==> run G <==
Design cpu, start of the top module:
module cpu(
    input clk,
    input reset,
    output [7:0] address,
    input [7:0] from_memory,
    output write,
    output [7:0] to_memory
);
    wire        IR_Load;
    wire [7:0]  IR;
    wire        MAR_Load;
    wire        PC_Load;
    wire        PC_Inc;
    wire [3:0]  ALU_Sel;
    wire [3:0]  CCR_Result;
    wire        CCR_Load;
    wire [2:0]  Bus2_Sel;
    wire [1:0]  Bus1_Sel;
    wire [7:0]  immediate_value;
    wire [7:0]  address_value;
    wire        ALU_B_Sel;
    wire        addr_sel;        
    wire [3:0] reg_read_addr_A, reg_read_addr_B, reg_write_addr;
    wire [7:0] reg_read_data_A, reg_read_data_B, reg_write_data;
    wire reg_write_enable;
    wire [7:0] alu_result;
    wire [3:0] NZVC;
    control_unit control_unit1 (
        .clk(clk),
        .reset(reset),
        .IR_Load(IR_Load),
        .IR(IR),
        .MAR_Load(MAR_Load),
        .PC_Load(PC_Load),
        .PC_Inc(PC_Inc),
        .reg_read_addr_A(reg_read_addr_A),
        .reg_read_addr_B(reg_read_addr_B),
        .reg_write_addr(reg_write_addr),
        .reg_write_enable(reg_write_enable),
        .ALU_Sel(ALU_Sel),
        .CCR_Result(CCR_Result),
        .CCR_Load(CCR_Load),
        .Bus2_Sel(Bus2_Sel),
        .Bus1_Sel(Bus1_Sel),
        .ALU_B_Sel(ALU_B_Sel),
        .write(write),
        .from_memory(from_memory),
        .immediate_out(immediate_value),
        .address_out(address_value),
        .addr_sel(addr_sel)
    );
    data_path data_path1 (
        .clk(clk),
        .reset(reset),
        .IR_Load(IR_Load),
        .IR(IR),
        .MAR_Load(MAR_Load),
        .address(address),
        .PC_Load(PC_Load),
        .PC_Inc(PC_Inc),
        .ALU_Sel(ALU_Sel),
        .CCR_Result(CCR_Result),
        .CCR_Load(CCR_Load),
        .Bus2_Sel(Bus2_Sel),
        .Bus1_Sel(Bus1_Sel),
        .from_memory(from_memory),
        .to_memory(to_memory),
        .bus2_data(reg_write_data),
  ...
clock: 3.48 ns
lec_check: 0
abc_area: 0
cap_margin: 20
cell_pad_in_sites_global_placement: 1
core_margin: 2
core_utilization: 58
cts_cluster_size: 99
max_routing_layer: met4
min_routing_layer: met1
place_density_lb_addon: 0.15
setup_slack_margin: 0.51
slew_margin: 20
run.sh (not shown) runs the stock make flow with config.mk's settings and CLKGATE_MAP_FILE=.
==> run K: changes against run G <==
- ABC_AREA: 0 -> 1
- CELL_PAD_IN_SITES_GLOBAL_PLACEMENT: 1 -> 0
- CORE_UTILIZATION: 58 -> 72
- CTS_CLUSTER_SIZE: 99 -> 28
- PLACE_DENSITY: default -> 0.65
- PLACE_DENSITY_LB_ADDON: 0.15 -> default
- SETUP_SLACK_MARGIN: 0.51 -> default
==> flow/constraint.sdc (replaced) <==
create_clock -name core_clock -period 3.77 [get_ports {clk}]
set_input_delay 0.7540 -clock core_clock [delete_from_list [all_inputs] [get_ports {clk}]]
set_output_delay 0.7540 -clock core_clock [all_outputs]
set_load 0.01 [all_outputs]
==> run M: changes against run G <==
- ABC_AREA: 0 -> default
- CELL_PAD_IN_SITES_GLOBAL_PLACEMENT: 1 -> default
- CORE_UTILIZATION: 58 -> 66
- CTS_CLUSTER_SIZE: 99 -> 40
- MAX_ROUTING_LAYER: met4 -> default
- MIN_ROUTING_LAYER: met1 -> default
- PLACE_DENSITY_LB_ADDON: 0.15 -> default
- SETUP_SLACK_MARGIN: 0.51 -> default
==> flow/constraint.sdc (replaced) <==
create_clock -name core_clock -period 5.0 [get_ports {clk}]
set_input_delay 1.0000 -clock core_clock [delete_from_list [all_inputs] [get_ports {clk}]]
set_output_delay 1.0000 -clock core_clock [all_outputs]
set_load 0.01 [all_outputs]
==> notes <==
- Of run M and run G, run G has the higher sequential power (gap 29%, measured against run G).
- Of run M and run G, run G has the higher via count (gap 7.3%, measured against run G).
- Clock skew: run G is higher than run M (0.0010 ns).
- In sequential cell count, run G and run M do not differ.
- Between run G and run M, the lower critical path depth is in run M (gap 2).
- Run K failed in global routing on GRT-0232. Run M finished with negative setup slack left. Run G finished but failed the layout checks on negative setup slack.
- Between run G and run M, the lower clock power is in run M (gap 49%, measured against run M).
- Between run K and run M, the lower area after synthesis is in run M (gap 11%, measured against run M).
- In run G the wire length is higher than in run M, by about 14%.
- In run G the utilization is higher than in run M, by 3.1 points.
==> figures <==
| quantity | run G | run M | run K |
|---|---|---|---|
| Status | complete, but fails checks | complete, but fails checks | stopped before the end |
| Failing step | - | - | global routing |
| Violated checks | negative setup slack | negative setup slack | - |
| Post-synthesis sequential area ratio | 47.1% | 47.1% | 42.6% |
| XOR Share, Synth | 1.21% | 1.21% | 0.873% |
| Tapcell Cnt | 234 | 216 | - |
| Area Growth Syn to Fin | 41.2% | 17.0% | - |
| Timing endpoint of the critical path | reg_file.registers[4][5]$_SDFFCE_PN0P_ | reg_file.registers[3][7]$_SDFFCE_PN0P_ | - |
| Horizontal extent of the die | 141 um | 132 um | 133 um |
| Worst Slack Setup Final | -1.57 ns | -0.0106 ns | - |
| Fraction of area in clock buffers and inverters | 4.05% | 4.66% | - |
| Clk_skew | 0.0163 ns | 0.0153 ns | - |
| Count of different cell masters after synthesis | 82 | 82 | 66 |
| Fraction of area in multi-input gates | 40.4% | 42.3% | - |
| Placeable core region | 18,600 sq um | 16,000 sq um | 16,500 sq um |
| Flip-flops | 176 | 176 | - |
| Post-route met1 wirelength | 15,200 um | 13,200 um | - |
| Combined flip-flop and latch cell area | 5130 sq um | 5130 sq um | - |
| Count of non-filler cells in the finished layout | 1,541 | 1,346 | - |
| Instance count on the critical path | 24 | 22 | - |
| Cell with the biggest individual delay on the critical path | sky130_fd_sc_hd__dfrtp_2 | sky130_fd_sc_hd__dfrtp_2 | - |

---

==> inputs of v3 <==
==> flow/design.v <==
module ALU(
    input [7:0] reg_data_A,      
    input [7:0] reg_data_B,
    input [3:0] ALU_Sel,
    output reg [3:0] NZVC,   
    output reg [7:0] Result
);
    reg [8:0] temp;   
	localparam ADD = 4'd0, SUB = 4'd1,
			LAND= 4'd2, LOR = 4'd3,
			BAND= 4'd4, BOR = 4'd5, XOR = 4'd6,
			INC = 4'd7, DEC = 4'd8;
	always @* begin
        {Result, temp, NZVC} = {8'b0, 9'b0, 4'b0};
        case(ALU_Sel)
            ADD: temp = {1'b0, reg_data_A} + {1'b0, reg_data_B};                         
            SUB: temp = {1'b0, reg_data_A} - {1'b0, reg_data_B};            				  
            LAND: Result = reg_data_A != 0 && reg_data_B != 0 ? 8'h01 : 8'h00;           
            LOR: Result = reg_data_A != 0 || reg_data_B != 0 ? 8'h01 : 8'h00;             
            BAND: Result = reg_data_A & reg_data_B;            									 
            BOR: Result = reg_data_A | reg_data_B;                                        
            XOR: Result = reg_data_A ^ reg_data_B;                                        
            INC: temp = {1'b0, reg_data_A} + 9'b1;                                        
            DEC: temp = {1'b0, reg_data_A} - 9'b1;                                       
        endcase
		if (ALU_Sel==ADD || ALU_Sel==SUB || ALU_Sel==INC || ALU_Sel==DEC)
				Result = temp[7:0];
		NZVC[3] = Result[7];                  
        NZVC[2] = ~|Result;                   
        if (ALU_Sel==ADD || ALU_Sel==INC) begin
            NZVC[1] = (reg_data_A[7]^Result[7]) & ~(reg_data_A[7]^reg_data_B[7]);  
            NZVC[0] = temp[8];                                                     
        end
        else if (ALU_Sel==SUB || ALU_Sel==DEC) begin
            NZVC[1] = (reg_data_A[7]^Result[7]) &  (reg_data_A[7]^reg_data_B[7]);  
            NZVC[0] = temp[8];                                                     
        end
    end
endmodule
module register_file(
    input clk,
    input reset,
    input [3:0] read_addr_A,
    input [3:0] read_addr_B,
    input [3:0] write_addr,
    input [7:0] write_data,
    input write_enable,
    output [7:0] read_data_A,
    output [7:0] read_data_B
);
    reg [7:0] registers [0:15];
    integer i;
    always @(posedge clk) begin
        if (!reset) begin
            for (i = 0; i < 16; i = i + 1) begin
                registers[i] <= 8'h00;
            end
        end else if (write_enable) begin
            registers[write_addr] <= write_data;
        end
    end
    assign read_data_A = registers[read_addr_A];
    assign read_data_B = registers[read_addr_B];   
endmodule
module data_path (
    input  logic        clk,
    input  logic        reset,
    input  logic        IR_Load,
    input  logic        MAR_Load,
    input  logic        PC_Load,
    input  logic        PC_Inc,
    input  logic        CCR_Load,
    input  logic [1:0]  Bus1_Sel,
    input  logic [2:0]  Bus2_Sel,
    input  logic        addr_sel,         
	 input  logic [3:0]  ALU_Sel,
    input  logic [7:0]  from_memory,
    input  logic [7:0]  alu_result,
    input  logic [7:0]  reg_data_A,
    input  logic [7:0]  reg_data_B,
    input  logic [3:0]  NZVC,
    input  logic [7:0]  immediate_value, 
    input  logic [7:0]  address_value, 
    output logic [7:0]  address,
    output logic [7:0]  to_memory,
    output logic [7:0]  bus2_data,        
    output logic [3:0]  CCR_Result,
    output logic [7:0]  IR                
);
    logic [7:0] PC, MAR, IR_reg;
    logic [3:0] CCR;
	 logic [7:0] BUS1;
	 logic [7:0] BUS2;
    assign BUS1 = (Bus1_Sel == 2'd0) ? PC         :
                       (Bus1_Sel == 2'd1) ? reg_data_A :
                                           reg_data_B;
    assign BUS2 = (Bus2_Sel == 3'd0) ? alu_result     :
                       (Bus2_Sel == 3'd1) ? BUS1           :
                       (Bus2_Sel == 3'd2) ? from_memory    :
                       (Bus2_Sel == 3'd3) ? immediate_value:  
                       (Bus2_Sel == 3'd4) ? address_value  : 8'h00;
    assign bus2_data = BUS2;  
    always_ff @(posedge clk or negedge reset) begin
        if (!reset) begin
            PC      <= 8'h00;
            MAR     <= 8'h00;
            IR_reg  <= 8'h00;
            CCR     <= 4'h0;
        end
        else begin
            if (IR_Load) IR_reg <= BUS2;
            if (MAR_Load) MAR   <= BUS2;
            if (PC_Load)        PC <= BUS2;
            else if (PC_Inc)    PC <= PC + 1;
            if (CCR_Load)       CCR <= NZVC;
        end
    end
    assign IR       = IR_reg;
    assign address  = (addr_sel) ? MAR : PC;   
    assign to_memory= BUS1;
    assign CCR_Result = CCR;
endmodule
module control_unit (
    input logic clk,
    input logic reset,
    input logic [7:0] IR,
    input logic [7:0] from_memory,
    input logic [3:0] CCR_Result,
    output logic IR_Load,
    output logic MAR_Load,
    output logic PC_Load,
    output logic PC_Inc,
    output logic [3:0] reg_read_addr_A,
    output logic [3:0] reg_read_addr_B,
    output logic [3:0] reg_write_addr,
    output logic reg_write_enable,
    output logic [3:0] ALU_Sel,
    output logic CCR_Load,
    output logic [2:0] Bus2_Sel,
    output logic [1:0] Bus1_Sel,
    output logic ALU_B_Sel,
    output logic write,
    output logic [7:0] immediate_out,
    output logic [7:0] address_out,
    output logic addr_sel
);
    typedef enum logic [2:0] {
        FETCH, DECODE, EXECUTE, LOADSTORE, DATA, BRANCH
    } state_t;
    state_t state, next;
    logic [3:0] cycle_count;
    logic [7:0] reg_operand_1, reg_operand_2;
    logic LoadStoreOP, DataOP, BranchOP;
    always_ff @(posedge clk) begin
        if (state==FETCH && cycle_count==3) reg_operand_1 <= from_memory;  
        if (state==FETCH && cycle_count==5) reg_operand_2 <= from_memory;  
    end
    assign immediate_out = (IR[7:4]==4'h2) ? reg_operand_1 : reg_operand_2;
    assign address_out   = reg_operand_2;
    always_ff @(posedge clk or negedge reset) begin
        if (!reset) begin
            state <= FETCH;
            cycle_count <= 4'd0;
        end else if (state != next) begin
				 state <= next;
				 cycle_count <= 4'd0;
			end else
				 cycle_count <= cycle_count + 4'd1;
	 end
    always_comb begin
        next = state;
        unique case (state)
            FETCH: if (cycle_count==4'd5)
                        next = DECODE;
            DECODE: next = EXECUTE;
            EXECUTE: case(IR[7:4])
                          4'h8 : next = LOADSTORE;
                          4'h9 : next = DATA;
                          4'hA : next = LOADSTORE;
                          4'h2 : next = BRANCH;
                          default : next = FETCH;
                       endcase
            LOADSTORE: if ( (IR==8'h80) || cycle_count==3'd2)
							next = FETCH;
            DATA:      if (cycle_count==3'd0)
                            next = FETCH;
            BRANCH:    if (cycle_count==3'd1)
                            next = FETCH;
            default:   next = FETCH;
        endcase
    end
    typedef logic [24:0] ctrl_t;   
	 ctrl_t ctrl;
    function automatic ctrl_t CTL (
        input logic         a_sel, b_sel, wr, ccr_load, reg_we,
        input logic [3:0]   alu, reg_wa,
        input logic [1:0]   b1,
        input logic [2:0]   b2,
        input logic         pc_inc, pc_load, mar_load, ir_load
    );
        CTL = {a_sel, b_sel, wr, ccr_load, reg_we,
                alu, reg_wa, b1, b2, pc_inc, pc_load,
                mar_load, ir_load};
    endfunction
    localparam ctrl_t
        C_NOP  = CTL(1'b0,1'b0,1'b0,1'b0,1'b0, 4'd0,4'd0, 2'd0,3'd0, 1'b0,1'b0,1'b0,1'b0),
        CF0    = CTL(1'b0,1'b0,1'b0,1'b0,1'b0, 4'd0,4'd0, 2'd0,3'b001, 1'b0,1'b0,1'b1,1'b0),
        CF1    = CTL(1'b0,1'b0,1'b0,1'b0,1'b0, 4'd0,4'd0, 2'd0,3'b010, 1'b1,1'b0,1'b0,1'b1),
        CF2    = CF0,
        CF3    = CTL(1'b0,1'b0,1'b0,1'b0,1'b0, 4'd0,4'd0, 2'd0,3'b010, 1'b1,1'b0,1'b0,1'b0),
        CF4    = CF0,
        CF5    = CF3;
    function automatic ctrl_t INC_and_DEC (input logic inc, input logic [3:0] r);
        INC_and_DEC = CTL(1'b1, 1'b0,           
                   1'b1, 1'b1, 1'b1,         
                   inc ? 4'd7 : 4'd8,   
                   r,
                   2'd1, 3'd0,      
                   1'b0,1'b0,1'b0,1'b0);
    endfunction
    function automatic ctrl_t decode(
        input state_t       state,
        input logic [2:0]   cycle_count,
        input logic [7:0]   ir
    );
        ctrl_t c;
        logic [3:0] alu;
        logic pc_load;
        c = C_NOP;
         unique case (state)
            FETCH: case (cycle_count)
                    4'd0: c = CF0;
                    4'd1: c = CF1;
                    4'd2: c = CF2;
                    4'd3: c = CF3;
                    4'd4: c = CF4;
                    4'd5: c = CF5;
                endcase
            LOADSTORE: begin
                if ((ir==8'h80) && (cycle_count==3'b0)) begin               
                    c = CTL(1'b0,1'b0,1'b0,1'b0,1'b1, 4'd0, reg_operand_1[3:0], 2'd0,3'b011,1'b0,1'b0,1'b0,1'b0);
                end
                else if ((ir[7:4]==4'hA) && (cycle_count==3'b0)) begin      
                    c = CTL(1'b0,1'b0,1'b0,1'b0,1'b0, 4'd0,4'd0, 2'd0,3'b001, 1'b0,1'b0,1'b1,1'b0);
                end
                else if ((ir[7:4]==4'hA) && (cycle_count==3'd2)) begin                  
                    c = INC_and_DEC(ir==8'hA0, reg_operand_1[3:0]);
                end
            end
            DATA: if (cycle_count==4'd0) begin
                case (ir[2:0])
                    3'b000: alu = 4'd0;    
                    3'b001: alu = 4'd1;    
                    3'b010: alu = 4'd4;    
                    3'b011: alu = 4'd5;    
                    3'b100: alu = 4'd6;    
                    default: alu = 4'd0;
                endcase
                c = CTL(1'b0,1'b0,1'b0,1'b1,1'b1, alu, reg_operand_1[3:0], 2'd1, 3'd0, 1'b0,1'b0,1'b0,1'b0);
            end
            BRANCH: begin
                if (cycle_count==4'd0)
                    c = CTL(1'b1,1'b1,1'b0,1'b0,1'b0, 4'd0,4'd0, 2'd0,3'd0, 1'b0,1'b0,1'b0,1'b0);
                if (cycle_count==4'd1) begin
                    case (ir[2:0])
                        3'b000: pc_load = 1'b1;               
                        3'b011: pc_load = ~CCR_Result[2];     
                        3'b100: pc_load =  CCR_Result[2];     
                        default: pc_load = 1'b0;
                    endcase
                    c = CTL(1'b0,1'b0,1'b0,1'b0,1'b0, 4'd0,4'd0, 2'd0,3'd0, 1'b0, pc_load, 1'b0,1'b0);
                end
            end
            DECODE: ;
            EXECUTE: ;
            default: ;
        endcase
        decode = c;
    endfunction
    always_comb ctrl = decode(state, cycle_count, IR);
    assign { addr_sel, ALU_B_Sel, write, CCR_Load, reg_write_enable,
             ALU_Sel,
             reg_write_addr,
             Bus1_Sel, Bus2_Sel,
             PC_Inc, PC_Load, MAR_Load, IR_Load } = ctrl;
    assign reg_read_addr_A = (state==DATA || (state==LOADSTORE && IR[7:4]==4'hA)) ? reg_operand_1[3:0] : 4'd0;
    assign reg_read_addr_B = (state==DATA) ? reg_operand_2[3:0] : 4'd0;
endmodule
module cpu(
    input clk,
    input reset,
    output [7:0] address,
    input [7:0] from_memory,
    output write,
    output [7:0] to_memory
);
    wire        IR_Load;
    wire [7:0]  IR;
    wire        MAR_Load;
    wire        PC_Load;
    wire        PC_Inc;
    wire [3:0]  ALU_Sel;
    wire [3:0]  CCR_Result;
    wire        CCR_Load;
    wire [2:0]  Bus2_Sel;
    wire [1:0]  Bus1_Sel;
    wire [7:0]  immediate_value;
    wire [7:0]  address_value;
    wire        ALU_B_Sel;
    wire        addr_sel;        
    wire [3:0] reg_read_addr_A, reg_read_addr_B, reg_write_addr;
    wire [7:0] reg_read_data_A, reg_read_data_B, reg_write_data;
    wire reg_write_enable;
    wire [7:0] alu_result;
    wire [3:0] NZVC;
    control_unit control_unit1 (
        .clk(clk),
        .reset(reset),
        .IR_Load(IR_Load),
        .IR(IR),
        .MAR_Load(MAR_Load),
        .PC_Load(PC_Load),
        .PC_Inc(PC_Inc),
        .reg_read_addr_A(reg_read_addr_A),
        .reg_read_addr_B(reg_read_addr_B),
        .reg_write_addr(reg_write_addr),
        .reg_write_enable(reg_write_enable),
        .ALU_Sel(ALU_Sel),
        .CCR_Result(CCR_Result),
        .CCR_Load(CCR_Load),
        .Bus2_Sel(Bus2_Sel),
        .Bus1_Sel(Bus1_Sel),
        .ALU_B_Sel(ALU_B_Sel),
        .write(write),
        .from_memory(from_memory),
        .immediate_out(immediate_value),
        .address_out(address_value),
        .addr_sel(addr_sel)
    );
    data_path data_path1 (
        .clk(clk),
        .reset(reset),
        .IR_Load(IR_Load),
        .IR(IR),
        .MAR_Load(MAR_Load),
        .address(address),
        .PC_Load(PC_Load),
        .PC_Inc(PC_Inc),
        .ALU_Sel(ALU_Sel),
        .CCR_Result(CCR_Result),
        .CCR_Load(CCR_Load),
        .Bus2_Sel(Bus2_Sel),
        .Bus1_Sel(Bus1_Sel),
        .from_memory(from_memory),
        .to_memory(to_memory),
        .bus2_data(reg_write_data),
        .alu_result(alu_result),
        .reg_data_A(reg_read_data_A),
        .reg_data_B(reg_read_data_B),
        .NZVC(NZVC),
        .immediate_value(immediate_value),
        .address_value(address_value),
        .addr_sel(addr_sel)
    );
    register_file reg_file (
        .clk(clk),
        .reset(reset),
        .read_addr_A(reg_read_addr_A),
        .read_addr_B(reg_read_addr_B),
        .write_addr(reg_write_addr),
        .write_data(reg_write_data),
        .write_enable(reg_write_enable),
        .read_data_A(reg_read_data_A),
        .read_data_B(reg_read_data_B)
    );
    ALU alu1 (
        .reg_data_A(reg_read_data_A),
        .reg_data_B(reg_read_data_B),
        .ALU_Sel(ALU_Sel),
        .NZVC(NZVC),
        .Result(alu_result)
    );
endmodule
==> flow/run.sh <==
#!/bin/bash
# the make line also repeats each setting of config.mk as NAME=value (left out here)
make -C /OpenROAD-flow-scripts/flow DESIGN_CONFIG=/design/flow/config.mk WORK_HOME=/design/flow/orfs CLKGATE_MAP_FILE= finish
==> flow/config.mk <==
export PLATFORM = sky130hd
export DESIGN_NAME = cpu
export DESIGN_NICKNAME = cpu
export VERILOG_FILES = /design/flow/design.v
export SDC_FILE = /design/flow/constraint.sdc
export NUM_CORES = 4
export LEC_CHECK = 0
export ABC_AREA = 1
export CAP_MARGIN = 20
export CELL_PAD_IN_SITES_GLOBAL_PLACEMENT = 0
export CORE_MARGIN = 2
export CORE_UTILIZATION = 72
export CTS_CLUSTER_DIAMETER = 54
export CTS_CLUSTER_SIZE = 28
export GPL_ROUTABILITY_DRIVEN = 0
export MAX_ROUTING_LAYER = met4
export MIN_ROUTING_LAYER = met1
export PLACE_DENSITY_LB_ADDON = 0.15
export SLEW_MARGIN = 20
==> flow/constraint.sdc <==
create_clock -name core_clock -period 3.77 [get_ports {clk}]
set_input_delay 0.7540 -clock core_clock [delete_from_list [all_inputs] [get_ports {clk}]]
set_output_delay 0.7540 -clock core_clock [all_outputs]
set_load 0.01 [all_outputs]
==> inputs of v5, as changes to v3 <==
==> flow/config.mk (replaced) <==
export PLATFORM = sky130hd
export DESIGN_NAME = cpu
export DESIGN_NICKNAME = cpu
export VERILOG_FILES = /design/flow/design.v
export SDC_FILE = /design/flow/constraint.sdc
export NUM_CORES = 4
export LEC_CHECK = 0
export CAP_MARGIN = 20
export CELL_PAD_IN_SITES_DETAIL_PLACEMENT = 1
export CELL_PAD_IN_SITES_GLOBAL_PLACEMENT = 0
export CORE_ASPECT_RATIO = 1.4
export CORE_MARGIN = 4
export CORE_UTILIZATION = 36
export CTS_CLUSTER_DIAMETER = 233
export MIN_ROUTING_LAYER = met2
export PLACE_DENSITY = 0.68
export SLEW_MARGIN = 20
==> flow/constraint.sdc (replaced) <==
create_clock -name core_clock -period 4.72 [get_ports {clk}]
set_input_delay 0.9440 -clock core_clock [delete_from_list [all_inputs] [get_ports {clk}]]
set_output_delay 0.9440 -clock core_clock [all_outputs]
set_load 0.01 [all_outputs]
==> inputs of v36, as changes to v3 <==
==> flow/config.mk (replaced) <==
export PLATFORM = sky130hd
export DESIGN_NAME = cpu
export DESIGN_NICKNAME = cpu
export VERILOG_FILES = /design/flow/design.v
export SDC_FILE = /design/flow/constraint.sdc
export NUM_CORES = 4
export LEC_CHECK = 0
export CAP_MARGIN = 20
export CELL_PAD_IN_SITES_DETAIL_PLACEMENT = 1
export CELL_PAD_IN_SITES_GLOBAL_PLACEMENT = 0
export CORE_ASPECT_RATIO = 1.4
export CORE_MARGIN = 4
export CORE_UTILIZATION = 17
export CTS_CLUSTER_DIAMETER = 333
export MAX_ROUTING_LAYER = met4
export MIN_ROUTING_LAYER = met2
export PLACE_DENSITY = 0.68
export SLEW_MARGIN = 20
==> flow/constraint.sdc (replaced) <==
create_clock -name core_clock -period 4.72 [get_ports {clk}]
set_input_delay 0.9440 -clock core_clock [delete_from_list [all_inputs] [get_ports {clk}]]
set_output_delay 0.9440 -clock core_clock [all_outputs]
set_load 0.01 [all_outputs]
==> inputs of v7, as changes to v3 <==
==> flow/config.mk (replaced) <==
export PLATFORM = sky130hd
export DESIGN_NAME = cpu
export DESIGN_NICKNAME = cpu
export VERILOG_FILES = /design/flow/design.v
export SDC_FILE = /design/flow/constraint.sdc
export NUM_CORES = 4
export LEC_CHECK = 0
export CAP_MARGIN = 20
export CORE_MARGIN = 2
export CORE_UTILIZATION = 24
export SLEW_MARGIN = 20
==> flow/constraint.sdc (replaced) <==
create_clock -name core_clock -period 7.43 [get_ports {clk}]
set_input_delay 1.4860 -clock core_clock [delete_from_list [all_inputs] [get_ports {clk}]]
set_output_delay 1.4860 -clock core_clock [all_outputs]
set_load 0.01 [all_outputs]
==> results.txt <==
This memo summarizes the results of the implementation run.

Run status
The run finished, with violations left. The checks that failed: setup timing.

Synth
Looking at the gate-level netlist, the highest instance count belongs to sky130_fd_sc_hd__nor2_1. The aoi/oai-family share of the synthesized area is 16.4%. The post-synth design cell area is 10900 µm².

Final timing
The final timing report gives a worst setup slack of -0.730 ns. In the final report, the number of endpoints failing setup comes to 123.

Placed design
The instance area after placement is 12500 µm².

Global route
The met1 demand-to-capacity share in global routing is 0%.
That was v5.
==> results.txt <==
This memo summarizes the results of the implementation run.

Placed design
The placed instances occupy a cell area of 13100 µm².

Run status
The flow ran to the end, but the layout failed its checks. The checks that failed were setup timing.

Synth
The mapped netlist covers 10900 µm².

Global route
On met1, the global router reports a usage of 0%.

Final timing
Setup violations remaining at the end of the flow were counted as 104. After layout, the worst setup slack is -0.517 ns.
That was v36.
==> results.txt <==
This memo summarizes the results of the implementation run.

Synth
Synthesis handed over a netlist of 1486 instances. Among all cell types in the netlist, the one instantiated most often is sky130_fd_sc_hd__nand2_1. The synthesized area per cell is 8.10 µm².

Run status
The tool reported: "[ERROR GRT-0232] Routing congestion too high. Check the congestion heatmap in the GUI". The failing step is 5_1_grt. The flow did not finish.

Clocking
CTS placed an instance of sky130_fd_sc_hd__clkbuf_16 at the clock tree root. The H-tree was split into 4 levels.

Placed design
The instance area after placement is 13700 µm².

Global route
The met1 demand-to-capacity share in global routing is 79.3%.
That was v3.
==> results.txt <==
This memo summarizes the results of the implementation run.

Run status
The run finished with no timing, DRC or antenna violations.

Final timing
The final-report setup violation count is 0. The setup slack of the critical path after layout is 1.04 ns.

Synth
The synthesized netlist devotes 16.4% of its cell area to compound gates. The dominant cell by count in the synthesized netlist is sky130_fd_sc_hd__nor2_1.

Global route
The met1 demand-to-capacity share in global routing is 19.9%.

Placed design
The instance area after placement is 11600 µm².
That was v7.
Power and IR drop assume default switching activity.
